==> branch yarrow: inputs <==
Design CPUSystem, start of the top module:
module CPUSystem(Clock, Reset, T, Mem_Address, Mem_WData, Mem_RData, Mem_Read, Mem_Write);
clock: 11.7 ns
lec_check: 0
cap_margin: 20
core_margin: 4
core_utilization: 40
slew_margin: 40
run.sh (not shown) runs the stock make flow with config.mk's settings and CLKGATE_MAP_FILE=.
==> branch raven (differences from branch yarrow) <==
==> flow/config.mk (replaced) <==
export PLATFORM = sky130hd
export DESIGN_NAME = CPUSystem
export DESIGN_NICKNAME = CPUSystem
export VERILOG_FILES = /design/flow/design.v
export SDC_FILE = /design/flow/constraint.sdc
export NUM_CORES = 4
export LEC_CHECK = 0
export CAP_MARGIN = 40
export CELL_PAD_IN_SITES_DETAIL_PLACEMENT = 2
export CELL_PAD_IN_SITES_GLOBAL_PLACEMENT = 1
export CORE_MARGIN = 7
export CORE_UTILIZATION = 40
export CTS_CLUSTER_DIAMETER = 280
export GPL_ROUTABILITY_DRIVEN = 0
export GPL_TIMING_DRIVEN = 1
export MAX_ROUTING_LAYER = met4
export SLEW_MARGIN = 0
==> flow/constraint.sdc (replaced) <==
create_clock -name core_clock -period 8.81 [get_ports {Clock}]
set_input_delay 1.7620 -clock core_clock [delete_from_list [all_inputs] [get_ports {Clock}]]
set_output_delay 1.7620 -clock core_clock [all_outputs]
set_load 0.01 [all_outputs]
==> branch fjord (differences from branch yarrow) <==
==> flow/config.mk (replaced) <==
export PLATFORM = sky130hd
export DESIGN_NAME = CPUSystem
export DESIGN_NICKNAME = CPUSystem
export VERILOG_FILES = /design/flow/design.v
export SDC_FILE = /design/flow/constraint.sdc
export NUM_CORES = 4
export LEC_CHECK = 0
export CAP_MARGIN = 40
export CELL_PAD_IN_SITES_DETAIL_PLACEMENT = 2
export CELL_PAD_IN_SITES_GLOBAL_PLACEMENT = 0
export CORE_MARGIN = 7
export CORE_UTILIZATION = 40
export CTS_CLUSTER_DIAMETER = 280
export GPL_ROUTABILITY_DRIVEN = 0
export GPL_TIMING_DRIVEN = 0
export MAX_ROUTING_LAYER = met4
export SETUP_SLACK_MARGIN = -0.64
export SLEW_MARGIN = 0
==> flow/constraint.sdc (replaced) <==
create_clock -name core_clock -period 8.81 [get_ports {Clock}]
set_input_delay 1.7620 -clock core_clock [delete_from_list [all_inputs] [get_ports {Clock}]]
set_output_delay 1.7620 -clock core_clock [all_outputs]
set_load 0.01 [all_outputs]
==> branch lagoon (differences from branch yarrow) <==
==> flow/config.mk (replaced) <==
export PLATFORM = sky130hd
export DESIGN_NAME = CPUSystem
export DESIGN_NICKNAME = CPUSystem
export VERILOG_FILES = /design/flow/design.v
export SDC_FILE = /design/flow/constraint.sdc
export NUM_CORES = 4
export LEC_CHECK = 0
export ABC_AREA = 1
export CAP_MARGIN = 20
export CORE_ASPECT_RATIO = 0.99
export CORE_MARGIN = 2
export CORE_UTILIZATION = 72
export CTS_CLUSTER_SIZE = 78
export HOLD_SLACK_MARGIN = 0.07
export PLACE_DENSITY = 0.35
export SLEW_MARGIN = 20
==> flow/constraint.sdc (replaced) <==
create_clock -name core_clock -period 5.11 [get_ports {Clock}]
set_input_delay 1.0220 -clock core_clock [delete_from_list [all_inputs] [get_ports {Clock}]]
set_output_delay 1.0220 -clock core_clock [all_outputs]
set_load 0.01 [all_outputs]
==> comparison <==
- Branch fjord ended with an error in global routing. Branch raven completed with no timing, DRC or antenna violations. Branch lagoon completed, yet does not pass: setup timing. Branch yarrow went through all stages and came out clean.
- Hold slack: branch yarrow > branch raven > branch lagoon.
- The lowest utilization belongs to branch yarrow, the highest to branch lagoon.
- Via count, lowest first: branch yarrow, branch raven, branch lagoon.
- Sequential cell count is the same in branch raven and branch yarrow.
- Sequential share of layout area: branch lagoon < branch raven < branch yarrow.
- The sequential power of branch lagoon is 2.6 times that of branch yarrow.
- Synthesized area is the same in branch yarrow and branch raven.
- In die size, branch fjord and branch raven do not differ.
- In branch raven the cell area is larger than in branch yarrow, by 1.0%.
- Clock skew, lowest first: branch lagoon, branch raven, branch yarrow.
==> figures <==
RePlAce Congestion: branch fjord -; branch yarrow 0.980; branch raven -; branch lagoon 1.15
Synthesized area divided by synthesized cell count: branch fjord 6.77 um^2; branch yarrow 6.77 um^2; branch raven 6.77 um^2; branch lagoon 5.65 um^2
Outcome: branch fjord did not finish; branch yarrow finished clean; branch raven finished clean; branch lagoon finished with violations
Last stage reached: branch fjord global routing; branch yarrow -; branch raven -; branch lagoon -
Reasons for failing layout checks: branch fjord -; branch yarrow -; branch raven -; branch lagoon setup timing
Insertion delay to the later sink of the worst-skew pair: branch fjord -; branch yarrow 620 ps; branch raven 570 ps; branch lagoon 590 ps
Crit-path max FO: branch fjord -; branch yarrow 44; branch raven 26; branch lagoon 6
Final core utilization: branch fjord -; branch yarrow 42.7%; branch raven 43.3%; branch lagoon 81.8%
Sequential cell area fraction in the yosys report: branch fjord 19.6%; branch yarrow 19.6%; branch raven 19.6%; branch lagoon 19.6%
Hold WC Path Type: branch fjord -; branch yarrow flip-flop to flip-flop; branch raven flip-flop to flip-flop; branch lagoon flip-flop to flip-flop
TritonCTS clock tree: branch fjord -; branch yarrow built; branch raven built; branch lagoon built
Tally of filler cells in the layout: branch fjord -; branch yarrow 6276; branch raven 7250; branch lagoon 2563
Synth Net Count: branch fjord 3662; branch yarrow 3662; branch raven 3662; branch lagoon 4362
Number of distinct standard cells referenced by the synthesized netlist: branch fjord 109; branch yarrow 109; branch raven 109; branch lagoon 68
Multiplexer fraction of the synthesized cell area: branch fjord 3.61%; branch yarrow 3.61%; branch raven 3.61%; branch lagoon 0.331%
Final clock-cell share: branch fjord -; branch yarrow 4.07%; branch raven 4.91%; branch lagoon 3.62%
Post-synthesis chip area from yosys: branch fjord 24300 um^2; branch yarrow 24300 um^2; branch raven 24300 um^2; branch lagoon 24200 um^2
Power attributed to combinational cells: branch fjord -; branch yarrow 1440 uW; branch raven 2020 uW; branch lagoon 8030 uW
Dominant kind of cell by area: branch fjord -; branch yarrow combinational gates; branch raven combinational gates; branch lagoon combinational gates
Internal power contribution: branch fjord -; branch yarrow 1990 uW; branch raven 2860 uW; branch lagoon 6020 uW
Share of the final layout cell area in multi-input gates: branch fjord -; branch yarrow 68.8%; branch raven 67.8%; branch lagoon 62.6%
Number of multi-input logic gates: branch fjord -; branch yarrow 2879; branch raven 2879; branch lagoon 3251
Critical path type: branch fjord -; branch yarrow flip-flop to output port; branch raven flip-flop to output port; branch lagoon flip-flop to output port
Power is estimated from default activity; no workload was simulated.
